==> inputs of job 3347 <==
// alu
module alu(input read,write,dig1,dig2,dig3,dig4,rst,clk,rev,exec,sign, output o1,o2,o3,o4, output [0:6] bcd);
Settings: LEC_CHECK=0, ABC_AREA=0, CAP_MARGIN=20, CORE_MARGIN=2, CORE_UTILIZATION=72, CTS_CLUSTER_SIZE=24, PLACE_DENSITY_LB_ADDON=0.0, SETUP_SLACK_MARGIN=1.39, SLEW_MARGIN=20; clock period 5.0 ns.
run.sh (not shown) runs the stock make flow with config.mk's settings and CLKGATE_MAP_FILE=.
==> inputs of job 6501, as changes to job 3347 <==
ABC_AREA = default   (was 0)
CORE_UTILIZATION = 66   (was 72)
CTS_CLUSTER_SIZE = default   (was 24)
PLACE_DENSITY_LB_ADDON = default   (was 0.0)
SETUP_SLACK_MARGIN = default   (was 1.39)
==> flow/constraint.sdc (replaced) <==
create_clock -name core_clock -period 4.94 [get_ports {clk}]
set_input_delay 0.9880 -clock core_clock [delete_from_list [all_inputs] [get_ports {clk}]]
set_output_delay 0.9880 -clock core_clock [all_outputs]
set_load 0.01 [all_outputs]
==> impl_metrics.toml <==
# flow metrics
[die]
die_h_um = 267
fp_util_pct = 72.5
die_area_mm2 = 0.0711
coreArea_mm2 = 0.0685
die_x_um = 267

[run_status]
status = "stopped before the end"
haltStage = "global routing"

[placement]
gp_congestion = 0.998
hpwl_mm = 95.5
pre_cts_ws_ns = -1.52
dpl_cell_area_mm2 = 0.0539
placed_cells = 4822

[cts]
numCtsBuffers = 96
the above is filed under job 3347

==> impl_metrics.toml <==
# implementation run metrics
[placement]
dpl_cell_area_mm2 = 0.0545
placed_cells = 4945
hpwl_mm = 93.4

[run_status]
so_faults = "negative setup slack"
status = "failed layout checks"

[die]
die_x_um = 278
coreArea_mm2 = 0.0744
die_h_um = 278
fp_util_pct = 66.7

[cts]
root_buffer = "clkbuf_16"

[sta]
setup_viol = 6
fin_ws_ns = -1.63
the above is filed under job 6501


* * *

==> run P: inputs <==
Starting RTL as in the previous note.
Settings: LEC_CHECK=0, ABC_AREA=1, CAP_MARGIN=20, CELL_PAD_IN_SITES_DETAIL_PLACEMENT=2, CORE_ASPECT_RATIO=0.66, CORE_MARGIN=3, CORE_UTILIZATION=45, CTS_CLUSTER_SIZE=64, MAX_ROUTING_LAYER=met4, MIN_ROUTING_LAYER=met1, PLACE_DENSITY_LB_ADDON=0.16, SLEW_MARGIN=20, TNS_END_PERCENT=55; clock period 4.49 ns.
==> run Y: changes against run P <==
- CELL_PAD_IN_SITES_DETAIL_PLACEMENT: 2 -> not set
- CORE_ASPECT_RATIO: 0.66 -> not set
- CORE_MARGIN: 3 -> 2
- CORE_UTILIZATION: 45 -> 72
- CTS_CLUSTER_SIZE: 64 -> 24
- MAX_ROUTING_LAYER: met4 -> not set
- MIN_ROUTING_LAYER: met1 -> not set
- PLACE_DENSITY_LB_ADDON: 0.16 -> not set
- TNS_END_PERCENT: 55 -> not set
==> flow/constraint.sdc (replaced) <==
create_clock -name core_clock -period 5.0 [get_ports {clk}]
set_input_delay 1.0000 -clock core_clock [delete_from_list [all_inputs] [get_ports {clk}]]
set_output_delay 1.0000 -clock core_clock [all_outputs]
set_load 0.01 [all_outputs]
==> results <==
quantity	run Y	run P
Ports placed on the boundary	22	22
Final HPWL DP	86.68 mm	159.0 mm
Buffers inserted during post-CTS setup optimization	4	33
Place WS	-1400 ps	-2226 ps
Std-Cell Core Area	0.06895 sq mm	0.1107 sq mm
Resize count post-CTS	19	290
Row Count	96	99
Weighted congestion at the end of routability-driven global placement	0.9732	0.9866
Fraction of the core area occupied by cells at floorplan	0.7305	0.4548
Total Die Area	0.07209 sq mm	0.1161 sq mm
Total CTS buffers	97	100
Horizontal die dimension	268.5 um	417.8 um
Simple-gate portion of the synthesized area	0.2098	0.2098
Area after DPL	0.05247 sq mm	0.05506 sq mm
Result of the run	complete, but fails checks	aborted with a tool error
Last stage reached	-	global routing (5_1_grt)
Violated checks	negative setup slack	-
Placed insts	6,184	6,862
Die Height	268.5 um	277.8 um

--- another note on this design; it stands on its own ---

==> run R: inputs <==
==> flow/design.v (excerpt) <==
module alu(input read,write,dig1,dig2,dig3,dig4,rst,clk,rev,exec,sign, output o1,o2,o3,o4, output [0:6] bcd);
Settings: LEC_CHECK=0, CAP_MARGIN=5, CORE_ASPECT_RATIO=1.15, CORE_MARGIN=2, CORE_UTILIZATION=45, CTS_CLUSTER_SIZE=64, MAX_ROUTING_LAYER=met4, MIN_ROUTING_LAYER=met1, PLACE_DENSITY_LB_ADDON=0.16, SLEW_MARGIN=20, TNS_END_PERCENT=55; clock period 4.49 ns.
run.sh (not shown) runs the stock make flow with config.mk's settings and CLKGATE_MAP_FILE=.
==> inputs of run K, as changes to run R <==
- CAP_MARGIN: 5 -> 20
- CORE_ASPECT_RATIO: 1.15 -> not set
- CORE_UTILIZATION: 45 -> 72
- CTS_CLUSTER_SIZE: 64 -> not set
- MAX_ROUTING_LAYER: met4 -> not set
- MIN_ROUTING_LAYER: met1 -> not set
- PLACE_DENSITY_LB_ADDON: 0.16 -> 0.0
- SETUP_SLACK_MARGIN: not set -> 1.41
- TNS_END_PERCENT: 55 -> not set
==> flow/constraint.sdc (replaced) <==
create_clock -name core_clock -period 4.86 [get_ports {clk}]
set_input_delay 0.9720 -clock core_clock [delete_from_list [all_inputs] [get_ports {clk}]]
set_output_delay 0.9720 -clock core_clock [all_outputs]
set_load 0.01 [all_outputs]
==> inputs of run A, as changes to run R <==
- ABC_AREA: not set -> 0
- CAP_MARGIN: 5 -> 20
- CELL_PAD_IN_SITES_DETAIL_PLACEMENT: not set -> 1
- CORE_ASPECT_RATIO: 1.15 -> not set
- CORE_UTILIZATION: 45 -> 40
- CTS_CLUSTER_DIAMETER: not set -> 149
- CTS_CLUSTER_SIZE: 64 -> not set
- GPL_ROUTABILITY_DRIVEN: not set -> 1
- GPL_TIMING_DRIVEN: not set -> 1
- HOLD_SLACK_MARGIN: not set -> 0.01
- MAX_ROUTING_LAYER: met4 -> met5
- MIN_ROUTING_LAYER: met1 -> met2
- PLACE_DENSITY: not set -> 0.83
- PLACE_DENSITY_LB_ADDON: 0.16 -> not set
- TNS_END_PERCENT: 55 -> 75
==> flow/constraint.sdc (replaced) <==
create_clock -name core_clock -period 12.2 [get_ports {clk}]
set_input_delay 2.4400 -clock core_clock [delete_from_list [all_inputs] [get_ports {clk}]]
set_output_delay 2.4400 -clock core_clock [all_outputs]
set_load 0.01 [all_outputs]
==> comparison table <==
Slowest Stage Delay on Critical Path: run A 480 ps; run K -; run R 450 ps
Routed wire length on met2: run A 72.72 mm; run K -; run R 68.19 mm
Logic Gate Count: run A 2439; run K -; run R 2439
Fraction of the core area occupied by cells at floorplan: run A 0.4022; run K 0.7253; run R 0.4543
Utilization of the core after routing: run A 0.4459; run K -; run R 0.5713
Antenna Cells: run A 12; run K -; run R 1
Arrival time worst endpoint: run A 8710 ps; run K -; run R 7060 ps
Crit path to: run A BOOTH.temp_Output[15]; run K -; run R BOOTH.temp_Output[15]
Clock transition at path regs: run A 60 ps; run K -; run R 60 ps
Endpoint, Worst Hold: run A BOOTH.tempB[1]; run K -; run R BOOTH.tempB[3]
Run status: run A finished clean; run K did not finish; run R complete, but fails checks
Stage where the flow stopped: run A -; run K global routing (5_1_grt); run R -
Violated checks: run A -; run K -; run R negative setup slack
Power per cell area: run A 159.0 mW/mm^2; run K -; run R 407.3 mW/mm^2
Area-dominant cell class after layout: run A flip-flops and latches; run K -; run R flip-flops and latches
Num tapcells: run A 1637; run K -; run R 1452
Clock buffer count: run A 120; run K -; run R 117
R2R depth: run A 20; run K -; run R 19
Number of resized instances in the post-cts repair step: run A 0; run K 269; run R 93
Worst Tran Pin Value: run A 1247 ps; run K -; run R 970.9 ps
ANT nets after route: run A 0; run K -; run R 0
Hold slack: run A 448.0 ps; run K -; run R 430.1 ps
Number of buffers inserted during clock tree synthesis: run A 99; run K 97; run R 101
Worst IR drop on VDD: run A 0.0001267 V; run K -; run R 0.0003512 V
Worst relative slew slack: run A 0.1684; run K -; run R 0.3528
Bufs w/o clock: run A 82; run K -; run R 676
Power figures rest on the tool's default switching activity, not on a simulated workload.
